// finalproject
module finalproject(clk, rst, rows, LEDs, columns, signalout, ss1, ss2, ss3, ss4, ss5, ss6);
Size: about 2,000 cells after synthesis, ~330 flip-flops, ~63 I/O pins, about 0.017 mm² of cells after synthesis.
clock: 5.8 ns
lec_check: 0
abc_area: 0
cap_margin: 20
core_margin: 2
core_utilization: 22
cts_cluster_diameter: 49
cts_cluster_size: 68
gpl_routability_driven: 0
max_routing_layer: met4
place_density_lb_addon: 0.08
setup_slack_margin: -0.08
slew_margin: 20
run.sh (not shown) runs the stock make flow with config.mk's settings and CLKGATE_MAP_FILE=.
The first run ran to the end with no violations.
==> next run, changes <==
==> flow/config.mk (replaced) <==
export PLATFORM = sky130hd
export DESIGN_NAME = finalproject
export DESIGN_NICKNAME = finalproject
export VERILOG_FILES = /design/flow/design.v
export SDC_FILE = /design/flow/constraint.sdc
export NUM_CORES = 4
export LEC_CHECK = 0
export ABC_AREA = 1
export CAP_MARGIN = 20
export CORE_ASPECT_RATIO = 1.77
export CORE_MARGIN = 2
export CORE_UTILIZATION = 71
export PLACE_DENSITY = 0.36
export SETUP_SLACK_MARGIN = 0.6
export SLEW_MARGIN = 20
==> flow/constraint.sdc (replaced) <==
create_clock -name core_clock -period 5.08 [get_ports {clk}]
set_input_delay 1.0160 -clock core_clock [delete_from_list [all_inputs] [get_ports {clk}]]
set_output_delay 1.0160 -clock core_clock [all_outputs]
set_load 0.01 [all_outputs]
Result:
- maximum frequency rises by 11%
- utilization grows by 51 points
- hold slack gets better by 13 ps
==> next run, changes <==
--- a/flow/config.mk
+++ b/flow/config.mk
@@ -8 +7,0 @@
-export ABC_AREA = 1
@@ -10 +8,0 @@
-export CORE_ASPECT_RATIO = 1.77
@@ -12,3 +10,3 @@
-export CORE_UTILIZATION = 71
-export PLACE_DENSITY = 0.36
-export SETUP_SLACK_MARGIN = 0.6
+export CORE_UTILIZATION = 70
+export CTS_CLUSTER_SIZE = 36
+export SETUP_SLACK_MARGIN = 0.47
==> flow/constraint.sdc (replaced) <==
create_clock -name core_clock -period 3.32 [get_ports {clk}]
set_input_delay 0.6640 -clock core_clock [delete_from_list [all_inputs] [get_ports {clk}]]
set_output_delay 0.6640 -clock core_clock [all_outputs]
set_load 0.01 [all_outputs]
=>
- The new run aborted during global routing (5_1_grt)
- die area decreases by a little under a tenth
- area after synthesis decreases by roughly a tenth
- synthesized cell count decreases by a quarter to a third
==> next run, changes <==
--- a/flow/config.mk
+++ b/flow/config.mk
@@ -10,3 +10 @@
-export CORE_UTILIZATION = 70
-export CTS_CLUSTER_SIZE = 36
-export SETUP_SLACK_MARGIN = 0.47
+export CORE_UTILIZATION = 12
==> flow/constraint.sdc (replaced) <==
create_clock -name core_clock -period 12.6 [get_ports {clk}]
set_input_delay 2.5200 -clock core_clock [delete_from_list [all_inputs] [get_ports {clk}]]
set_output_delay 2.5200 -clock core_clock [all_outputs]
set_load 0.01 [all_outputs]
Result:
- With this change the flow finished clean
- synthesized cell count stays the same
- area after synthesis is unchanged
- die area goes up to 5.7 times its value


The RTL this note starts from:
==> flow/design.v <==
module finalproject(clk, rst, rows, LEDs, columns, signalout, ss1, ss2, ss3, ss4, ss5, ss6);
input [3:0] rows;  
input clk;  
input rst;  
output [9:0] LEDs;  
output [3:0] columns;  
output signalout;  
output [6:0] ss1, ss2, ss3, ss4, ss5, ss6;  
wire [31:0] countlow, counthigh;  
keypadwithtones kwt(.rows(rows), .clk(clk), .rst(rst), .LEDs(LEDs), .columns(columns), .countlow(countlow), .counthigh(counthigh));
rotatingdisplay rd(.clk(clk), .rst(rst), .ss1(ss1), .ss2(ss2), .ss3(ss3), .ss4(ss4), .ss5(ss5), .ss6(ss6));
toneprocessor tp(.clk(clk), .rst(rst), .countlow(countlow), .counthigh(counthigh), .signalout(signalout));
endmodule
module keypadwithtones(rows, clk, rst, LEDs, columns, countlow, counthigh);
input [3:0] rows; 
input clk;
input rst;
output [9:0] LEDs;
reg [9:0] LEDs;
output [3:0] columns;
reg [3:0] columns;
reg[2:0] progress, colprogress;   
reg [3:0] val1, val2;  
reg [15:0] button1, button2;  
reg [31:0] counter;  
output [31:0] countlow, counthigh;
reg [31:0] countlow, counthigh;
always @(posedge clk) begin  
if (rst) begin
LEDs = 10'b00_0000_0000;   
progress = 3'b000;  
colprogress = 3'b000;  
counter = 0;  
columns = 4'b1110;  
val1 = 4'b0000;
val2 = 4'b0000;
button1 = 16'h0000;
button2 = 16'h0000;
countlow = 1136;  
counthigh = 2272;
end else begin
case(progress) 
3'b000: begin  
case(columns)  
4'b1110: begin 
val1 = ~rows;  
button1 = val1;
columns = 4'b1101;  
end
4'b1101: begin
val1 = ~rows;  
button1 = button1 << 4;  
button1 = button1 + val1;  
columns = 4'b1011;  
end
4'b1011: begin 
val1 = ~rows;  
button1 = button1 << 4;  
button1 = button1 + val1;  
columns = 4'b0111;  
end
4'b0111: begin
val1 = ~rows;  
button1 = button1 << 4;  
button1 = button1 + val1;  
columns = 4'b1110;  
progress = 3'b001;  
end
endcase
end
3'b001: begin   
counter = counter + 1'b1;
if (counter >= 500) begin   
case(columns)  
4'b1110: begin
val2 = ~rows;
button2 = val2;
columns = 4'b1101;
end
4'b1101: begin
val2 = ~rows;
button2 = button2 << 4;
button2 = button2 + val2;
columns = 4'b1011;
end
4'b1011: begin
val2 = ~rows;
button2 = button2 << 4;
button2 = button2 + val2;
columns = 4'b0111;
end
4'b0111: begin
val2 = ~rows;
button2 = button2 << 4;
button2 = button2 + val2;
columns = 4'b1110;
counter = 0;
progress = 3'b010;
end
endcase
end
end
3'b010: begin   
if ((button1 == button2) && (button1 != 16'h0000)) begin  
case(button1)  
	16'h80: begin  
	countlow = 1136;
   counthigh = 2272;
	end
	16'h1: begin  
	LEDs = LEDs + 1'b1;
	countlow = 47755;
	counthigh = 95510;
	end
	16'h10: begin  
	LEDs = LEDs + 2'b10;
		countlow = 42565;
		counthigh = 85131;
	end
	16'h100: begin  
	LEDs = LEDs + 2'b11;
		countlow = 37921;
		counthigh = 75842;
	end
	16'h2: begin  
	LEDs = LEDs + 3'b100;
	countlow = 35803;
   counthigh = 71606;
	end
	16'h20: begin  
	LEDs = LEDs + 3'b101;
		countlow = 31888;
		counthigh = 63776;
	end
	16'h200: begin  
	LEDs = LEDs + 3'b110;
		countlow = 28409;
		counthigh = 56818;
	end
	16'h4: begin  
	LEDs = LEDs + 3'b111;
		countlow = 25390;
		counthigh = 50619;
	end
	16'h40: begin  
	LEDs = LEDs + 4'b1000;
		countlow = 23889;
		counthigh = 47778;
	end
	16'h400: begin  
	LEDs = LEDs + 4'b1001;
		countlow = 21282;
		counthigh = 42564;
	end
	16'h1000: begin  
	LEDs = LEDs + 4'b1010;
		countlow = 18960;
		counthigh = 37921;
	end
	16'h2000: begin  
	LEDs = LEDs + 4'b1011;
		countlow = 17896;
		counthigh = 35793;
	end
	16'h4000: begin  
	LEDs = LEDs + 4'b1100;
		countlow = 15943;
		counthigh = 31887;
	end
	16'h8000: begin  
	LEDs = LEDs + 4'b1101;
		countlow = 14204;
		counthigh = 28409;
	end
	16'h8: begin  
	LEDs = LEDs + 4'b1110;
		countlow = 12651;
		counthigh = 25303;
	end
	16'h800: begin  
	LEDs = LEDs + 4'b1111;
		countlow = 11944;
		counthigh = 23889;
	end
	endcase
progress = 3'b011;  
end else progress = 3'b000;  
end
3'b011: begin
counter = counter + 1'b1;
if (counter >= 5000) begin  
case(columns)  
4'b1110: begin
val2 = ~rows;
button2 = val2;
columns = 4'b1101;
end
4'b1101: begin
val2 = ~rows;
button2 = button2 << 4;
button2 = button2 + val2;
columns = 4'b1011;
end
4'b1011: begin
val2 = ~rows;
button2 = button2 << 4;
button2 = button2 + val2;
columns = 4'b0111;
end
4'b0111: begin
val2 = ~rows;
button2 = button2 << 4;
button2 = button2 + val2;
columns = 4'b1110;
counter = 0;
progress = 3'b100;
end
endcase
end
end
3'b100: begin
if (button2 == 16'h0000) begin  
progress = 3'b000;  
countlow = 1136;  
counthigh = 2272;
end else progress = 3'b011;  
end
endcase 
end
end
endmodule 
module toneprocessor(clk, rst, countlow, counthigh, signalout);
output signalout;
reg signalout;
input clk;
input rst;
input [31:0] countlow, counthigh;
reg [31:0] onesecond, mycounter;
reg [3:0] progress;
always@(posedge clk) begin
if (rst) begin
signalout=0;  
onesecond = 100000000;  
mycounter = 0;  
progress = 4'b0000;  
end else begin
case(progress)
default: begin              
			end
4'b0000: begin
	mycounter = mycounter + 1'b1;  
	if (mycounter < countlow) begin  
	signalout = 0;  
	end
	else begin
	progress = 4'b0001;  
	end
end
4'b0001: begin
	mycounter = mycounter + 1'b1;  
	if ((mycounter >= countlow) && (mycounter < counthigh)) begin 
	signalout = 1;  
	end
	else begin
	progress = 4'b0010;  
	end
end
4'b0010: begin
	mycounter = mycounter + 1'b1;  
	if (mycounter >= counthigh) begin  
	signalout = 0;  
	mycounter = 0;  
	end
	else begin
	progress = 4'b0000;  
	end
end
endcase
end
end
endmodule 
module rotatingdisplay(clk, rst, ss1, ss2, ss3, ss4, ss5, ss6);
input clk;  
input rst;
output reg [6:0] ss1, ss2, ss3, ss4, ss5, ss6;  
reg [31:0] counter;  
reg [6:0] g,e,r1,r2,i,f1,o,x,f2,a,l1,l2,two1,zero1,two2,zero2,start;  
always @(posedge clk) begin  
if (rst) begin
counter = 0;
start = 7'b0000000;
ss1 = 7'hFF;
ss2 = 7'hFF;
ss3 = 7'hFF;
ss4 = 7'hFF;
ss5 = 7'hFF;
ss6 = 7'hFF;
g = 7'b0010000;
e = 7'b0000110;
r1 = 7'b1001110;
r2 = 7'b1001110;
i = 7'b1111001;
f1 = 7'b0001110;
o = 7'b1000000;
x = 7'b0001001;
f2 = 7'b0001110;
a = 7'b0001000;
l1 = 7'b1000111;
l2 = 7'b1000111;
two1 = 7'b0100100;
zero1 = 7'b1000000;
two2 = 7'b0100100;
zero2 = 7'b1000000;
end else begin
counter = counter + 1'b1;
if (counter >= 50000) begin  
counter = 0;  
ss6 = ss5;
ss5 = ss4;
ss4 = ss3;
ss3 = ss2;
ss2 = ss1;
ss1 = g;  
start = g;
g = e;
e = r1;
r1 = r2;
r2 = i;
i = f1;
f1 = o;
o = x;
x = f2;
f2 = a;
a = l1;
l1 = l2;
l2 = two1;
two1 = zero1;
zero1 = two2;
two2 = zero2;
zero2 = start;
end
end
end
endmodule
==> flow/config.mk <==
export PLATFORM = sky130hd
export DESIGN_NAME = finalproject
export DESIGN_NICKNAME = finalproject
export VERILOG_FILES = /design/flow/design.v
export SDC_FILE = /design/flow/constraint.sdc
export NUM_CORES = 4
export LEC_CHECK = 0
export CAP_MARGIN = 20
export CELL_PAD_IN_SITES_DETAIL_PLACEMENT = 2
export CELL_PAD_IN_SITES_GLOBAL_PLACEMENT = 1
export CORE_MARGIN = 5
export CORE_UTILIZATION = 18
export CTS_CLUSTER_SIZE = 36
export GPL_ROUTABILITY_DRIVEN = 0
export GPL_TIMING_DRIVEN = 0
export MAX_ROUTING_LAYER = met4
export PLACE_DENSITY_LB_ADDON = 0.03
export SLEW_MARGIN = 20
==> flow/constraint.sdc <==
create_clock -name core_clock -period 10.0 [get_ports {clk}]
set_input_delay 2.0000 -clock core_clock [delete_from_list [all_inputs] [get_ports {clk}]]
set_output_delay 2.0000 -clock core_clock [all_outputs]
set_load 0.01 [all_outputs]
The starting point ran to the end with no violations.
Edit:
Settings changed: CELL_PAD_IN_SITES_DETAIL_PLACEMENT 2 to not set, CELL_PAD_IN_SITES_GLOBAL_PLACEMENT 1 to not set, CORE_MARGIN 5 to 2, CORE_UTILIZATION 18 to 70, GPL_ROUTABILITY_DRIVEN 0 to not set, GPL_TIMING_DRIVEN 0 to not set, MAX_ROUTING_LAYER met4 to not set, PLACE_DENSITY_LB_ADDON 0.03 to not set.
Clock period 10.0 ns to 2.83 ns, I/O delays scaled along.
With this change the flow did not get past global routing (5_1_grt).
Synthesized cell count is unchanged.
Synthesized area is unchanged.
Die size is lower by 75%.
Edit:
Settings changed: ABC_AREA set to 1, CORE_ASPECT_RATIO set to 1.78, CORE_UTILIZATION 70 to 71, CTS_CLUSTER_SIZE 36 to not set, PLACE_DENSITY set to 0.36, SETUP_SLACK_MARGIN set to 0.61.
Clock period 2.83 ns to 5.08 ns, I/O delays scaled along.
What happened: This time the run passed the timing, design-rule and antenna checks. Die area climbs by 8.5%. Synthesized area goes up by about 10%. Synthesized cell count rose by about 36%.
Edit:
Settings changed: CORE_ASPECT_RATIO 1.78 to not set, CORE_UTILIZATION 71 to 70, PLACE_DENSITY 0.36 to not set, SETUP_SLACK_MARGIN 0.61 to not set.
Clock period 5.08 ns to 2.54 ns, I/O delays scaled along.
The changed run stopped in global routing (5_1_grt), error GRT-0232.
Synthesized area is unchanged.
Die size increases by 1.2%.
Synthesized cell count stays the same.
